// fixed_point_alu
module fixed_point_alu (
    input clk,
    input rst,
    input [1:0] op,           
    input signed [15:0] a,    
    input signed [15:0] b,    
    output reg signed [23:0] out,   
    output reg overflow       
);
Settings: LEC_CHECK=0, CAP_MARGIN=20, CORE_ASPECT_RATIO=1.26, CORE_MARGIN=9, CORE_UTILIZATION=64, CTS_CLUSTER_DIAMETER=241, CTS_CLUSTER_SIZE=89, HOLD_SLACK_MARGIN=0.23, MAX_ROUTING_LAYER=met5, PLACE_DENSITY=0.63, SETUP_SLACK_MARGIN=-1.81, SLEW_MARGIN=20, TNS_END_PERCENT=5; clock period 57.9 ns.
run.sh (not shown) runs the stock make flow with config.mk's settings and CLKGATE_MAP_FILE=.
The baseline finished with setup timing left.
==> next run, changes <==
- CORE_ASPECT_RATIO: 1.26 -> 0.5
- CORE_UTILIZATION: 64 -> 32
The new run ran to the end with violations: setup timing.
Maximum frequency came out higher by 0.50%.
Cell count rose by 18%.
Sequential share of layout area decreases by 0.10 points.
Clock-buffer cell count does not change.
Design area is higher by 6.3%.
Via count went down by 3.0%.
Setup slack gains 0.29 ns.
Non-clock buffer count rose by 211.
==> next run, changes <==
- CORE_ASPECT_RATIO: 0.5 -> 1.26
- CORE_MARGIN: 9 -> 2
- CORE_UTILIZATION: 32 -> 68
- CTS_CLUSTER_DIAMETER: 241 -> 338
- CTS_CLUSTER_SIZE: 89 -> 21
- HOLD_SLACK_MARGIN: 0.23 -> default
- PLACE_DENSITY: 0.63 -> 0.62
- SETUP_SLACK_MARGIN: -1.81 -> 5.0
- TNS_END_PERCENT: 5 -> 95
Outcome: With this change the flow died in global routing; die area came out lower by 57%; area after synthesis does not change; synthesized cell count is unchanged.

========
Starting RTL as in the previous note.
make LEC_CHECK=0 CAP_MARGIN=20 CORE_ASPECT_RATIO=1.26 CORE_MARGIN=2 CORE_UTILIZATION=71 CTS_CLUSTER_SIZE=21 MAX_ROUTING_LAYER=met5 PLACE_DENSITY=0.65 SETUP_SLACK_MARGIN=-1.69 SLEW_MARGIN=20 TNS_END_PERCENT=95 finish   # period 57.9 ns
The baseline finished but failed the layout checks on setup timing.
Change:
CORE_ASPECT_RATIO = not set   (was 1.26)
CORE_UTILIZATION = 19   (was 71)
CTS_CLUSTER_SIZE = not set   (was 21)
MAX_ROUTING_LAYER = not set   (was met5)
PLACE_DENSITY = not set   (was 0.65)
SETUP_SLACK_MARGIN = not set   (was -1.69)
TNS_END_PERCENT = not set   (was 95)
clock period = 59.0 ns   (was 57.9 ns; I/O delays follow)
=> This time the run produced a clean layout; global-route usage falls by 41 points; non-clock buffer count rises by 59; routed wire length falls by a few percent; setup slack improves by 4.5 ns; die area rises to 3.7 times its value; synthesized cell count is unchanged.
Change:
CORE_UTILIZATION = 30   (was 19)
clock period = 63.1 ns   (was 59.0 ns; I/O delays follow)
- hold slack improves by 0.80 ns
- utilization came out higher by 11 points
- cell count came out lower by about 14%
Change:
CORE_UTILIZATION = 68   (was 30)
CTS_CLUSTER_DIAMETER = 336   (was not set)
CTS_CLUSTER_SIZE = 33   (was not set)
MAX_ROUTING_LAYER = met4   (was not set)
clock period = 56.0 ns   (was 63.1 ns; I/O delays follow)
Outcome: With this change the flow did not get past global routing (5_1_grt); synthesized area does not change; die size shrinks by 55%; synthesized cell count stays the same.

========
## lane 1
Starting RTL as in the previous note.
Settings: LEC_CHECK=0, CAP_MARGIN=20, CORE_ASPECT_RATIO=1.26, CORE_MARGIN=2, CORE_UTILIZATION=68, CTS_CLUSTER_DIAMETER=337, CTS_CLUSTER_SIZE=21, MAX_ROUTING_LAYER=met5, PLACE_DENSITY=0.62, SETUP_SLACK_MARGIN=5.0, SLEW_MARGIN=20, TNS_END_PERCENT=95; clock period 57.9 ns.
Run status, lane 1: aborted in global routing, error GRT-0116
Setup changes, lane 1 to lane 2
Settings: swapping 337 for 331 in CTS_CLUSTER_DIAMETER; putting ABC_AREA at 1 where nothing was set; swapping 5.0 for -2.0 in SETUP_SLACK_MARGIN; swapping 57.9 for 53.6 in the clock period (ns, I/O delays scaled along).
Results
Tool error DPL-0033 stopped lane 2 during clock tree synthesis; no final results. Min number of rows created at floorplan across lane 2 and lane 1: lane 2. Synthesis-stage register bit count: lane 1 vs lane 2 identical. Die: lane 2 smaller than lane 1. Lower yosys-reported design area after synthesis among lane 2 and lane 1: lane 2. What lane 2 reported for count of unique library cells instantiated by Yosys has to be multiplied by 1.3 to get the figure for lane 1.
Setup changes, lane 2 to lane 3
Settings: removing PLACE_DENSITY (formerly 0.62); removing SETUP_SLACK_MARGIN (formerly -2.0); removing CTS_CLUSTER_DIAMETER (formerly 331); changing CTS_CLUSTER_SIZE from 21 to 96; changing CORE_UTILIZATION from 68 to 62; removing MAX_ROUTING_LAYER (formerly met5); removing CORE_ASPECT_RATIO (formerly 1.26); removing TNS_END_PERCENT (formerly 95); changing the clock period (ns, I/O delays scaled along) from 53.6 to 34.2.
--- outcome ---
Each of lane 2 and lane 3 falls short of a clean finish.
Lane 3: GRT-0116 in global routing -> run aborted
clock tree synthesis: lane 2 exited with error
Higher die extent in y among lane 3 and lane 2: lane 2
Diff lane 2 -> lane 3: number of instances in the synthesized netlist did not really move; starting density of the core lower; die area climbed 9.5%; number of enable-type register cells in the synthesized netlist roughly the same; floorplan row count now sits lower.
Summed standard-cell area reported by yosys: lane 3 vs lane 2 identical
Relative to lane 2, weighted congestion reported at the end of routability-driven placement has decreased by 0.050 in lane 3.

========
fixed_point_alu again, from the RTL that the note above started with.
export LEC_CHECK = 0
export ABC_AREA = 1
export CAP_MARGIN = 20
export CORE_MARGIN = 2
export CORE_UTILIZATION = 68
export CTS_CLUSTER_DIAMETER = 381
export CTS_CLUSTER_SIZE = 98
export SLEW_MARGIN = 20
export TNS_END_PERCENT = 15
create_clock -name core_clock -period 70.3 [get_ports {clk}]
Then changed:
- ABC_AREA: 1 -> not set
- CORE_UTILIZATION: 68 -> 66
- CTS_CLUSTER_DIAMETER: 381 -> 336
- CTS_CLUSTER_SIZE: 98 -> 33
- TNS_END_PERCENT: 15 -> not set
- clock period: 70.3 -> 56.0 ns (I/O delays scaled with it)
The new run produced a layout that fails on setup timing.
Global-route usage goes up by 10 points.
Hold slack got worse by 2700 ps.
Then changed:
- CORE_UTILIZATION: 66 -> 40
- CTS_CLUSTER_DIAMETER: 336 -> not set
- CTS_CLUSTER_SIZE: 33 -> not set
- clock period: 56.0 -> 60.0 ns (I/O delays scaled with it)
The new run went through all stages and came out clean. Die size climbs by 64%. Routed wire length decreases by 13%. Core utilization is lower by 39 points. Setup slack gains 4100 ps. Sequential share of layout area came out higher by 0.17 points. Design area goes down by 9.8%. Via count fell by 17%. Synthesized area is unchanged. Final cell count is lower by 0.66%. Worst hold slack improves by 630 ps.
Then changed:
- CTS_CLUSTER_DIAMETER: not set -> 386
- CTS_CLUSTER_SIZE: not set -> 98
- TNS_END_PERCENT: not set -> 5
The changed run finished clean.
Count of clock-buffer cells in the layout is unchanged.
Via count does not change.
Setup slack does not change.
Worst hold slack stays the same.
Critical path depth does not change.

========
fixed_point_alu again, from the RTL that the note above started with.
// fixed_point_alu
module fixed_point_alu (
    input clk,
    input rst,
    input [1:0] op,           
    input signed [15:0] a,    
    input signed [15:0] b,    
    output reg signed [23:0] out,   
    output reg overflow       
);
export LEC_CHECK = 0
export ABC_AREA = 1
export CAP_MARGIN = 25
export CORE_MARGIN = 2
export CORE_UTILIZATION = 40
export GPL_ROUTABILITY_DRIVEN = 0
export MAX_ROUTING_LAYER = met5
export SETUP_SLACK_MARGIN = 5.0
export SLEW_MARGIN = 20
export TNS_END_PERCENT = 15
create_clock -name core_clock -period 60.0 [get_ports {clk}]
Next try:
--- a/flow/config.mk
+++ b/flow/config.mk
@@ -9 +9 @@
-export CAP_MARGIN = 25
+export CAP_MARGIN = 20
@@ -11,4 +11,3 @@
-export CORE_UTILIZATION = 40
-export GPL_ROUTABILITY_DRIVEN = 0
-export MAX_ROUTING_LAYER = met5
-export SETUP_SLACK_MARGIN = 5.0
+export CORE_UTILIZATION = 70
+export CTS_CLUSTER_DIAMETER = 190
+export CTS_CLUSTER_SIZE = 24
@@ -16 +14,0 @@
-export TNS_END_PERCENT = 15
==> flow/constraint.sdc (replaced) <==
create_clock -name core_clock -period 13.1 [get_ports {clk}]
set_input_delay 2.6200 -clock core_clock [delete_from_list [all_inputs] [get_ports {clk}]]
set_output_delay 2.6200 -clock core_clock [all_outputs]
set_load 0.01 [all_outputs]
Now the flow aborted during clock tree synthesis (4_1_cts) on DPL-0033.
Area after synthesis stays the same.
Die area fell by 42%.
Synthesized cell count does not change.
Next try:
--- a/flow/config.mk
+++ b/flow/config.mk
@@ -8 +8 @@
-export ABC_AREA = 1
+export ABC_AREA = 0
@@ -11 +11 @@
-export CORE_UTILIZATION = 70
+export CORE_UTILIZATION = 72
@@ -13,0 +14 @@
+export SETUP_SLACK_MARGIN = 1.79
After rerunning: With this change the flow stopped in detailed placement (3_5_place_dp); synthesized cell count went down by a little under a tenth; die size stays flat; area after synthesis went up by a few percent.
Next try:
--- a/flow/config.mk
+++ b/flow/config.mk
@@ -11 +11 @@
-export CORE_UTILIZATION = 72
+export CORE_UTILIZATION = 70
@@ -14 +14,2 @@
-export SETUP_SLACK_MARGIN = 1.79
+export HOLD_SLACK_MARGIN = -0.07
+export SETUP_SLACK_MARGIN = 1.62
The new run stopped in clock tree synthesis (4_1_cts). Die area increases by 2.8%. Synthesized cell count does not change. Area after synthesis stays the same.
Next try:
--- a/flow/config.mk
+++ b/flow/config.mk
@@ -14 +14 @@
-export HOLD_SLACK_MARGIN = -0.07
+export HOLD_SLACK_MARGIN = 0.29
The changed run aborted during clock tree synthesis (4_1_cts) on DPL-0038.
Synthesized area stays the same.
Die area does not change.
Synthesized cell count stays the same.
